==> flow/design.v <==
`timescale 100ps/10ps
module triangle(clk, reset, nt, xi, yi, busy, po, xo, yo);
input        clk, reset, nt;
input  [2:0] xi, yi;
output       busy, po;
output [2:0] xo, yo;
reg busy, po;
reg [4:0] state, next_state;  
reg [6:0] x_cor[0:2];         
reg [6:0] y_cor[0:2];         
reg [1:0] s0_count;           
reg s1_count;                 
reg s2_count;                 
reg s7_count;                 
reg [4:0] horiz;              
reg [3:0] out_count;          
reg signed [8:0] a[0:1];      
reg signed [8:0] b[0:1];      
reg signed [8:0] c[0:1];      
reg [3:0] ep, save_ep;        
reg signed [7:0] value;       
reg [1:0] o_idx;              
reg [2:0] xo, yo;             
reg loc;                      
reg [3:0] start;              
parameter s0=5'd0,s1=5'd1,s2=5'd2,s3=5'd3,s4=5'd4,s5=5'd5,s6=5'd6,s7=5'd7;
integer i,j;
always @(posedge clk or posedge reset)begin
    if(reset) state<=s0;
    else state<=next_state;
end
always @(*)begin
    case(state)
        s0:next_state=(s0_count==2'd3)?s1:s0;
        s1:next_state=(s1_count==1'b1)?s2:s1;
        s2:next_state=(out_count==y_cor[0]||out_count==y_cor[1]||out_count==y_cor[2])?s5:((s2_count==1'b1)?((value==8'd0)?s5:((value[7]==1'b0)?s3:s4)):s2);
        s3:next_state=(o_idx==2'd2)?s5:s2;
        s4:next_state=(o_idx==2'd1)?s5:s2;
        s5:next_state=(out_count==y_cor[0]||out_count==y_cor[2])?s6:((loc==1'b0)?((out_count==y_cor[1])?((start==x_cor[1])?s6:s5):((start==ep)?s6:s5)):((start==x_cor[0])?s6:s5));
        s6:next_state=(out_count==y_cor[2])?s7:s2;
        s7:next_state=(s7_count==1'b1)?s0:s7;
        default:next_state=s0;
    endcase
end
always @(posedge clk or posedge reset)begin
    if(reset) busy<=1'b0;
    else begin
        if(state==s7&&s7_count==1'b1) busy<=1'b0;
        else if(state==s0&&s0_count==2'd0&&nt==1'b0) busy<=1'b0;
        else busy<=1'b1;
    end
end
always @(posedge clk or posedge reset)begin
    if(reset) s0_count<=2'd0;
    else begin
        if(state==s7) s0_count<=2'd0;
        else if(state==s0&&s0_count==2'd0&&nt==1'b0) s0_count<=2'd0;
        else s0_count<=s0_count+2'd1;
    end
end
always @(posedge clk or posedge reset)begin
    if(reset)begin
        s1_count<=1'b0;
    end
    else begin
        if(state==s1) s1_count<=1'b1;
        else s1_count<=1'b0;
    end
end
always @(posedge clk or posedge reset)begin
    if(reset)begin
        s2_count<=1'b0;
    end
    else begin
        if(state==s2) s2_count<=1'b1;
        else s2_count<=1'b0;
    end
end
always @(posedge clk or posedge reset)begin
    if(reset)begin
        s7_count<=1'b0;
    end
    else begin
        if(state==s7) s7_count<=1'b1;
        else s7_count<=1'b0;
    end
end
always @(posedge clk or posedge reset)begin
    if(reset)begin
        loc<=1'b0;
    end
    else begin
        if(state==s1)begin
            if(x_cor[1]>x_cor[0]) loc<=1'b0;
            else loc<=1'b1;
        end
    end
end
always @(posedge clk or posedge reset)begin
    if(reset)begin
        for(i=0;i<2;i=i+1)begin
            a[i]<=9'd0;
        end
    end
    else begin
        case(state)
            s1:begin
                if(loc==1'b0)begin
                    a[0]<=($signed(y_cor[1])-$signed(y_cor[0]));
                    a[1]<=($signed(y_cor[2])-$signed(y_cor[1]));
                end
                else begin
                    a[0]<=($signed(y_cor[1])-$signed(y_cor[0]));
                    a[1]<=(~($signed(y_cor[2])-$signed(y_cor[1])))+9'd1;
                end
            end
        endcase
    end
end
always @(posedge clk or posedge reset)begin
    if(reset)begin
        for(i=0;i<2;i=i+1)begin
            b[i]<=9'd0;
        end
    end
    else begin
        case(state)
            s1:begin
                if(loc==1'b0)begin
                    b[0]<=(~($signed(x_cor[1])-$signed(x_cor[0])))+9'd1;
                    b[1]<=(~($signed(x_cor[2])-$signed(x_cor[1])))+9'd1;
                end
                else begin
                    b[0]<=(~($signed(x_cor[1])-$signed(x_cor[0])))+9'd1;
                    b[1]<=($signed(x_cor[2])-$signed(x_cor[1]));
                end
            end
        endcase
    end
end
always @(posedge clk or posedge reset)begin
    if(reset)begin
        for(i=0;i<2;i=i+1)begin
            c[i]<=9'd0;
        end
    end
    else begin
        case(state)
            s1:begin
                if(loc==1'b0)begin
                    c[0]<=($signed(y_cor[0]*x_cor[1])-$signed(y_cor[1]*x_cor[0]));
                    c[1]<=($signed(y_cor[1]*x_cor[2])-$signed(y_cor[2]*x_cor[1]));
                end
                else begin
                    c[0]<=($signed(y_cor[0]*x_cor[1])-$signed(y_cor[1]*x_cor[0]));
                    c[1]<=(~($signed(y_cor[1]*x_cor[2])-$signed(y_cor[2]*x_cor[1])))+9'd1;
                end
            end
        endcase
    end
end
always @(posedge clk or posedge reset)begin
    if(reset)begin
        for(i=0;i<3;i=i+1)begin
            x_cor[i]<=7'd0;
        end
    end
    else begin
        case(state)
            s0:begin
                x_cor[s0_count]<=xi;
            end
        endcase
    end
end
always @(posedge clk or posedge reset)begin
    if(reset)begin
        for(i=0;i<3;i=i+1)begin
            y_cor[i]<=7'd0;
        end
    end
    else begin
        case(state)
            s0:begin
                y_cor[s0_count]<=yi;
            end
        endcase
    end
end
always @(posedge clk or posedge reset)begin
    if(reset) begin
        horiz<=5'd0;
    end
    else begin
        case(state)
            s1:begin
                horiz<=(x_cor[1]-x_cor[0]);
            end
        endcase
    end
end
always @(posedge clk or posedge reset)begin
    if(reset)begin
        out_count<=4'd0;
    end
    else begin
        case(state)
            s1:out_count<=y_cor[0];
            s6:out_count<=out_count+4'd1;
        endcase
    end
end
always @(posedge clk or posedge reset)begin
    if(reset)begin
        ep<=4'd0;
    end
    else begin
        if(loc==1'b0)begin
            if(state==s6) ep<=save_ep;
            else if(state==s3)begin
                if(out_count<y_cor[1])begin
                    if(o_idx==2'd2) ep<=ep;
                    else ep<=ep+4'd1;
                end
                else ep<=ep-4'd1;
            end
            else if(state==s4)begin
                if(out_count<y_cor[1]) ep<=ep-4'd1;
                else begin
                    if(o_idx==2'd1) ep<=ep;
                    else ep<=ep+4'd1;
                end
            end
            else ep<=ep;
        end
        else begin
            if(state==s6) ep<=save_ep;
            else if(state==s3)begin
                if(out_count<y_cor[1])begin
                    if(o_idx==2'd2) ep<=ep;
                    else ep<=ep-4'd1;
                end
                else ep<=ep+4'd1;
            end
            else if(state==s4)begin
                if(out_count<y_cor[1]) ep<=ep+4'd1;
                else begin
                    if(o_idx==2'd1) ep<=ep;
                    else ep<=ep-4'd1;
                end
            end
            else ep<=ep;
        end
    end
end
always @(posedge clk or posedge reset)begin
    if(reset)begin
        o_idx<=2'd0;
    end
    else begin
        if(state==s3) o_idx<=2'd1;
        else if(state==s4) o_idx<=2'd2;
        else if(state==s5) o_idx<=2'd0;
    end
end
always @(posedge clk or posedge reset)begin
    if(reset)begin
        save_ep<=4'd0;
    end
    else begin
        if(state==s1) save_ep<=(x_cor[0]+x_cor[1])>>1;
    end
end
always @(posedge clk or posedge reset)begin
    if(reset)begin
        value<=8'd0;
    end
    else begin
        if(state==s2) begin
            if(out_count==y_cor[0]||out_count==y_cor[1]||out_count==y_cor[2]) value<=8'd0;
            else if(out_count<y_cor[1]) begin
                value<=(a[0]*$signed(ep))+(b[0]*$signed(out_count))+c[0];
            end
            else begin
                value<=(a[1]*$signed(ep))+(b[1]*$signed(out_count))+c[1];
            end
        end
    end
end
always @(posedge clk or posedge reset)begin
    if(reset) po<=1'b0;
    else if(state==s5) po<=1'b1;
    else po<=1'b0;
end
always @(posedge clk)begin
    if(state==s5) start<=start+4'd1;
    else begin
        if(loc==1'b0) start<=x_cor[0];
        else begin
            if(out_count==y_cor[1]) start<=x_cor[1];
            else start<=ep;
        end
    end
end
always @(posedge clk or posedge reset)begin
    if(reset)begin
        xo<=3'd0;
    end
    else begin
        if(state==s5)begin
            if(out_count==y_cor[0]) xo<=x_cor[0];
            else if(out_count==y_cor[2]) xo<=x_cor[2];
            else xo<=start;
        end
    end
end
always @(posedge clk or posedge reset)begin
    if(reset)begin
        yo<=3'd0;
    end
    else begin
        if(state==s5)begin
            if(out_count==y_cor[0]) yo<=y_cor[0];
            else if(out_count==y_cor[2]) yo<=y_cor[2];
            else yo<=out_count;
        end
    end
end
endmodule
export LEC_CHECK = 0
export CAP_MARGIN = 20
export CORE_ASPECT_RATIO = 1.02
export CORE_MARGIN = 9
export CORE_UTILIZATION = 64
export CTS_CLUSTER_DIAMETER = 189
export CTS_CLUSTER_SIZE = 49
export GPL_ROUTABILITY_DRIVEN = 0
export HOLD_SLACK_MARGIN = 0.11
export MIN_ROUTING_LAYER = met1
export PLACE_DENSITY = 0.61
export SETUP_SLACK_MARGIN = 0.14
export SLEW_MARGIN = 0
export TNS_END_PERCENT = 90
create_clock -name core_clock -period 5.0 [get_ports {clk}]
run.sh (not shown) runs the stock make flow with config.mk's settings and CLKGATE_MAP_FILE=.
The baseline passed the timing, design-rule and antenna checks.
Next try:
- CORE_ASPECT_RATIO: 1.02 -> 0.67
- CORE_MARGIN: 9 -> 8
- CORE_UTILIZATION: 64 -> 40
- CTS_CLUSTER_DIAMETER: 189 -> default
- HOLD_SLACK_MARGIN: 0.11 -> default
- TNS_END_PERCENT: 90 -> 50
After rerunning:
- The new run passed the timing, design-rule and antenna checks
- critical path depth climbs by 1
- total power climbs by about 1.5%
- wire length stays flat
- count of clock-buffer cells in the layout is unchanged
- die size climbs by about 50%
- maximum frequency climbs by 0.54%
- worst setup slack improved by 0.025 ns
- worst hold slack improved by 0.0033 ns
Next try:
- ABC_AREA: default -> 1
- CORE_ASPECT_RATIO: 0.67 -> default
- CORE_MARGIN: 8 -> 2
- CORE_UTILIZATION: 40 -> 19
- CTS_CLUSTER_DIAMETER: default -> 293
- CTS_CLUSTER_SIZE: 49 -> 100
- GPL_ROUTABILITY_DRIVEN: 0 -> default
- HOLD_SLACK_MARGIN: default -> -0.05
- MIN_ROUTING_LAYER: met1 -> default
- PLACE_DENSITY: 0.61 -> 0.89
- SETUP_SLACK_MARGIN: 0.14 -> default
- SLEW_MARGIN: 0 -> 5
- TNS_END_PERCENT: 50 -> default
Via count rises by about 26%.
Sequential share of layout area goes down by 1.9 points.
Total power went down by 22%.
Next try:
- ABC_AREA: 1 -> default
- CORE_UTILIZATION: 19 -> 40
- CTS_CLUSTER_DIAMETER: 293 -> default
- CTS_CLUSTER_SIZE: 100 -> default
- HOLD_SLACK_MARGIN: -0.05 -> default
- PLACE_DENSITY: 0.89 -> default
- SLEW_MARGIN: 5 -> 20
Area after synthesis shrinks by a few percent; clock power grows by a few percent; wire length shrinks by a little under a tenth.
Power and IR drop assume default switching activity.
